Design riscv_core, start of the top module:
module riscv_core(
    input           sys_clk         ,
    input           sys_rst_n       ,
    output  reg     led_test        ,
    output          iram_cs         ,
    output  [11:0]  iram_addr       ,
    input   [31:0]  iram_rdata      ,
    output          dram_cs         ,
    output  [3:0]   dram_we         ,
    output  [11:0]  dram_addr       ,
    output  [31:0]  dram_wdata      ,
    input   [31:0]  dram_rdata      
);
clock: 3.48 ns
lec_check: 0
abc_area: 1
cap_margin: 20
cell_pad_in_sites_detail_placement: 0
cell_pad_in_sites_global_placement: 0
core_aspect_ratio: 0.5
core_margin: 2
core_utilization: 72
cts_cluster_diameter: 348
cts_cluster_size: 96
gpl_routability_driven: 1
place_density_lb_addon: 0.08
setup_slack_margin: 1.03
slew_margin: 20
tns_end_percent: 35
run.sh (not shown) runs the stock make flow with config.mk's settings and CLKGATE_MAP_FILE=.
The baseline aborted during 4_1_cts.
Then changed:
Settings changed: CTS_CLUSTER_DIAMETER 348 to 395, PLACE_DENSITY from default to 0.45, PLACE_DENSITY_LB_ADDON 0.08 to default, SETUP_SLACK_MARGIN 1.03 to 0.68, TNS_END_PERCENT 35 to default.
Clock period 3.48 ns to 3.58 ns, I/O delays scaled along.
=>
- This time the run failed in 5_1_grt
- synthesized area is unchanged
- die area does not change
- synthesized cell count is unchanged
Then changed:
Settings changed: ABC_AREA 1 to default, CORE_ASPECT_RATIO 0.5 to default, CTS_CLUSTER_DIAMETER 395 to 103, CTS_CLUSTER_SIZE 96 to default, SETUP_SLACK_MARGIN 0.68 to default.
Clock period 3.58 ns to 3.48 ns, I/O delays scaled along.
Effect:
- Now the flow stopped in 4_1_cts
- die size fell by 5.1%
- synthesized cell count went down by 22%
- area after synthesis went down by 5.0%
Then changed:
Settings changed: CELL_PAD_IN_SITES_GLOBAL_PLACEMENT 0 to 1, CORE_UTILIZATION 72 to 47, CTS_CLUSTER_DIAMETER 103 to default.
Clock period 3.48 ns to 5.85 ns, I/O delays scaled along.
Now the flow finished with timing, DRC and antenna clean.
Die size is higher by well over a third.
Synthesized cell count stays the same.
Area after synthesis is unchanged.

## job 2940
Starting RTL as in the previous note.
Settings: LEC_CHECK=0, CAP_MARGIN=20, CELL_PAD_IN_SITES_DETAIL_PLACEMENT=0, CELL_PAD_IN_SITES_GLOBAL_PLACEMENT=2, CORE_MARGIN=2, CORE_UTILIZATION=61, CTS_CLUSTER_DIAMETER=362, CTS_CLUSTER_SIZE=48, GPL_ROUTABILITY_DRIVEN=1, SLEW_MARGIN=20; clock period 5.51 ns.
Tool error GPL-0301 stopped job 2940 during global placement without I/O (3_1_place_gp_skip_io); no final results.
What job 9199 does differently from job 2940 at the input level:
# job 2940
export LEC_CHECK = 0
export CAP_MARGIN = 20
export CELL_PAD_IN_SITES_DETAIL_PLACEMENT = 0
export CELL_PAD_IN_SITES_GLOBAL_PLACEMENT = 2
export CORE_MARGIN = 2
export CORE_UTILIZATION = 61
export CTS_CLUSTER_DIAMETER = 362
export CTS_CLUSTER_SIZE = 48
export GPL_ROUTABILITY_DRIVEN = 1
export SLEW_MARGIN = 20
create_clock -name core_clock -period 5.51 [get_ports {sys_clk}]
# job 9199
export LEC_CHECK = 0
export CAP_MARGIN = 20
export CELL_PAD_IN_SITES_DETAIL_PLACEMENT = 0
export CELL_PAD_IN_SITES_GLOBAL_PLACEMENT = 0
export CORE_MARGIN = 2
export CORE_UTILIZATION = 61
export GPL_ROUTABILITY_DRIVEN = 1
export PLACE_DENSITY = 0.45
export SETUP_SLACK_MARGIN = 1.6
export SLEW_MARGIN = 20
create_clock -name core_clock -period 5.51 [get_ports {sys_clk}]
Findings:
Run status, job 9199: aborted in global routing (5_1_grt), error GRT-0116
Async set or reset register ratio after synthesis delta (job 2940 -> job 9199): insignificant
Comparing job 9199 against job 2940, there is no change at all in fraction of the mapped netlist area in adder cells.
Per the comparison of job 9199 with job 2940, count of different cell masters after synthesis ~0 delta, cell total in the yosys stat output ~0 delta, number of enable-type register cells in the synthesized netlist ~0 delta, area fraction in mux cells ~0 delta.
Comparing job 9199 against job 2940, there is no change at all in die area.
Job 9199 -> job 2940: area figure in the yosys stat output delta 0, exact match
Die outline height came out exactly the same in job 2940 and job 9199.
Re area after synthesis: no difference whatsoever between job 9199 and job 2940.
Diff job 9199..job 2940 | synthesized cell count | unchanged
Modified inputs, job 7169 compared to job 9199
# job 9199
export LEC_CHECK = 0
export CAP_MARGIN = 20
export CELL_PAD_IN_SITES_DETAIL_PLACEMENT = 0
export CELL_PAD_IN_SITES_GLOBAL_PLACEMENT = 0
export CORE_MARGIN = 2
export CORE_UTILIZATION = 61
export GPL_ROUTABILITY_DRIVEN = 1
export PLACE_DENSITY = 0.45
export SETUP_SLACK_MARGIN = 1.6
export SLEW_MARGIN = 20
create_clock -name core_clock -period 5.51 [get_ports {sys_clk}]
# job 7169
export LEC_CHECK = 0
export CAP_MARGIN = 20
export CELL_PAD_IN_SITES_DETAIL_PLACEMENT = 0
export CELL_PAD_IN_SITES_GLOBAL_PLACEMENT = 0
export CORE_MARGIN = 2
export CORE_UTILIZATION = 72
export CTS_CLUSTER_DIAMETER = 349
export GPL_ROUTABILITY_DRIVEN = 1
export PLACE_DENSITY = 0.45
export SLEW_MARGIN = 20
create_clock -name core_clock -period 3.58 [get_ports {sys_clk}]
The log for job 7169 ends in clock tree synthesis (4_1_cts) with error DPL-0038, so the run never completed. Going from job 9199 to job 7169, area of the die saw a decrease; number of placement rows lost 7.9%; pre-CTS setup slack down 1290 ps. From job 9199 to job 7169 the numbers moved as follows: core region area went down by about 15%, starting utilization of the core area went up by 11 points, cell area after technology mapping was more or less identical, y dimension of the die went down by about 8%.
Edits applied to the flow inputs when going from job 7169 to job 3569:
# job 7169
export LEC_CHECK = 0
export CAP_MARGIN = 20
export CELL_PAD_IN_SITES_DETAIL_PLACEMENT = 0
export CELL_PAD_IN_SITES_GLOBAL_PLACEMENT = 0
export CORE_MARGIN = 2
export CORE_UTILIZATION = 72
export CTS_CLUSTER_DIAMETER = 349
export GPL_ROUTABILITY_DRIVEN = 1
export PLACE_DENSITY = 0.45
export SLEW_MARGIN = 20
create_clock -name core_clock -period 3.58 [get_ports {sys_clk}]
# job 3569
export LEC_CHECK = 0
export ABC_AREA = 1
export CAP_MARGIN = 10
export CELL_PAD_IN_SITES_DETAIL_PLACEMENT = 0
export CELL_PAD_IN_SITES_GLOBAL_PLACEMENT = 0
export CORE_MARGIN = 2
export CORE_UTILIZATION = 72
export GPL_ROUTABILITY_DRIVEN = 1
export MIN_ROUTING_LAYER = met1
export SETUP_SLACK_MARGIN = 1.94
export SLEW_MARGIN = 20
export TNS_END_PERCENT = 100
create_clock -name core_clock -period 6.68 [get_ports {sys_clk}]
- Of job 3569 and job 7169, none finishes clean.
- Job 3569: it failed with a tool error in global routing (5_1_grt), so there are no final results.
- Going from job 7169 to job 3569, fraction of the mapped netlist area in adder cells closely matched the old numbers; fraction of the core area occupied by cells at floorplan closely matched the old numbers; synthesized cell count increased by 28% relative to the old numbers.

== try-yarrow ==
riscv_core again, from the RTL that the note above started with.
Settings: LEC_CHECK=0, ABC_AREA=1, CAP_MARGIN=40, CELL_PAD_IN_SITES_DETAIL_PLACEMENT=0, CELL_PAD_IN_SITES_GLOBAL_PLACEMENT=0, CORE_ASPECT_RATIO=0.5, CORE_MARGIN=2, CORE_UTILIZATION=72, CTS_CLUSTER_DIAMETER=395, CTS_CLUSTER_SIZE=96, GPL_ROUTABILITY_DRIVEN=1, PLACE_DENSITY_LB_ADDON=0.08, SETUP_SLACK_MARGIN=1.04, SLEW_MARGIN=20; clock period 3.58 ns.
try-yarrow: aborted in global routing (tool error)
The inputs of try-garnet differ from those of try-yarrow as listed below.
# try-yarrow
export LEC_CHECK = 0
export ABC_AREA = 1
export CAP_MARGIN = 40
export CELL_PAD_IN_SITES_DETAIL_PLACEMENT = 0
export CELL_PAD_IN_SITES_GLOBAL_PLACEMENT = 0
export CORE_ASPECT_RATIO = 0.5
export CORE_MARGIN = 2
export CORE_UTILIZATION = 72
export CTS_CLUSTER_DIAMETER = 395
export CTS_CLUSTER_SIZE = 96
export GPL_ROUTABILITY_DRIVEN = 1
export PLACE_DENSITY_LB_ADDON = 0.08
export SETUP_SLACK_MARGIN = 1.04
export SLEW_MARGIN = 20
create_clock -name core_clock -period 3.58 [get_ports {sys_clk}]
# try-garnet
export LEC_CHECK = 0
export ABC_AREA = 1
export CAP_MARGIN = 20
export CELL_PAD_IN_SITES_DETAIL_PLACEMENT = 0
export CELL_PAD_IN_SITES_GLOBAL_PLACEMENT = 0
export CORE_ASPECT_RATIO = 0.5
export CORE_MARGIN = 2
export CORE_UTILIZATION = 72
export CTS_CLUSTER_DIAMETER = 348
export CTS_CLUSTER_SIZE = 55
export GPL_ROUTABILITY_DRIVEN = 1
export PLACE_DENSITY = 0.45
export SETUP_SLACK_MARGIN = 1.03
export SLEW_MARGIN = 20
create_clock -name core_clock -period 3.48 [get_ports {sys_clk}]
Notes after the runs:
try-garnet did not finish; a tool error ended it in clock tree synthesis. Between try-garnet and try-yarrow, it is try-garnet whose post-place instance area is higher, by 1200 µm². Taking try-yarrow as the reference, in try-garnet post-synth tally of flip-flops with integrated enable shows no meaningful change, die outline width comparable, final weighted congestion of routability-driven global placement has decreased, core utilization before placement neither gained nor lost much.
What try-violet does differently from try-garnet at the input level:
# try-garnet
export LEC_CHECK = 0
export ABC_AREA = 1
export CAP_MARGIN = 20
export CELL_PAD_IN_SITES_DETAIL_PLACEMENT = 0
export CELL_PAD_IN_SITES_GLOBAL_PLACEMENT = 0
export CORE_ASPECT_RATIO = 0.5
export CORE_MARGIN = 2
export CORE_UTILIZATION = 72
export CTS_CLUSTER_DIAMETER = 348
export CTS_CLUSTER_SIZE = 55
export GPL_ROUTABILITY_DRIVEN = 1
export PLACE_DENSITY = 0.45
export SETUP_SLACK_MARGIN = 1.03
export SLEW_MARGIN = 20
create_clock -name core_clock -period 3.48 [get_ports {sys_clk}]
# try-violet
export LEC_CHECK = 0
export ABC_AREA = 1
export CAP_MARGIN = 20
export CELL_PAD_IN_SITES_DETAIL_PLACEMENT = 0
export CELL_PAD_IN_SITES_GLOBAL_PLACEMENT = 0
export CORE_MARGIN = 2
export CORE_UTILIZATION = 72
export CTS_CLUSTER_DIAMETER = 103
export CTS_CLUSTER_SIZE = 55
export GPL_ROUTABILITY_DRIVEN = 1
export PLACE_DENSITY = 0.45
export SETUP_SLACK_MARGIN = 1.03
export SLEW_MARGIN = 20
create_clock -name core_clock -period 3.48 [get_ports {sys_clk}]
==> comparison <==
- try-violet never completed; the flow aborted with a tool error in global routing.
- [compare] base=try-garnet new=try-violet: die span in x shrank by about 30%, die outline area held steady, post-synthesis cell area held steady, sequential-to-total area share from yosys stat held steady.
- Of try-garnet and try-violet, the run reporting the higher half-perimeter wire length after detailed placement was try-garnet.
- On total core area, try-garnet and try-violet are neck and neck.
- Across both runs, post-placement cell area was lower for try-violet than for try-garnet.
#### Input delta (try-sierra over try-violet)
# try-violet
export LEC_CHECK = 0
export ABC_AREA = 1
export CAP_MARGIN = 20
export CELL_PAD_IN_SITES_DETAIL_PLACEMENT = 0
export CELL_PAD_IN_SITES_GLOBAL_PLACEMENT = 0
export CORE_MARGIN = 2
export CORE_UTILIZATION = 72
export CTS_CLUSTER_DIAMETER = 103
export CTS_CLUSTER_SIZE = 55
export GPL_ROUTABILITY_DRIVEN = 1
export PLACE_DENSITY = 0.45
export SETUP_SLACK_MARGIN = 1.03
export SLEW_MARGIN = 20
create_clock -name core_clock -period 3.48 [get_ports {sys_clk}]
# try-sierra
export LEC_CHECK = 0
export ABC_AREA = 1
export CAP_MARGIN = 20
export CELL_PAD_IN_SITES_DETAIL_PLACEMENT = 0
export CELL_PAD_IN_SITES_GLOBAL_PLACEMENT = 0
export CORE_MARGIN = 2
export CORE_UTILIZATION = 72
export CTS_CLUSTER_DIAMETER = 349
export CTS_CLUSTER_SIZE = 96
export GPL_ROUTABILITY_DRIVEN = 1
export PLACE_DENSITY = 0.45
export SETUP_SLACK_MARGIN = 0.68
export SLEW_MARGIN = 20
create_clock -name core_clock -period 3.58 [get_ports {sys_clk}]
==> results <==
Run status, try-violet: aborted in global routing, error GRT-0116. try-sierra did not run to completion, as it errored out during global routing. Comparing try-sierra against try-violet, there is no change at all in synthesized cell count. try-sierra does better than try-violet on pre-CTS setup slack. NOTE post-cts resize count try-violet->try-sierra increased by more than half.
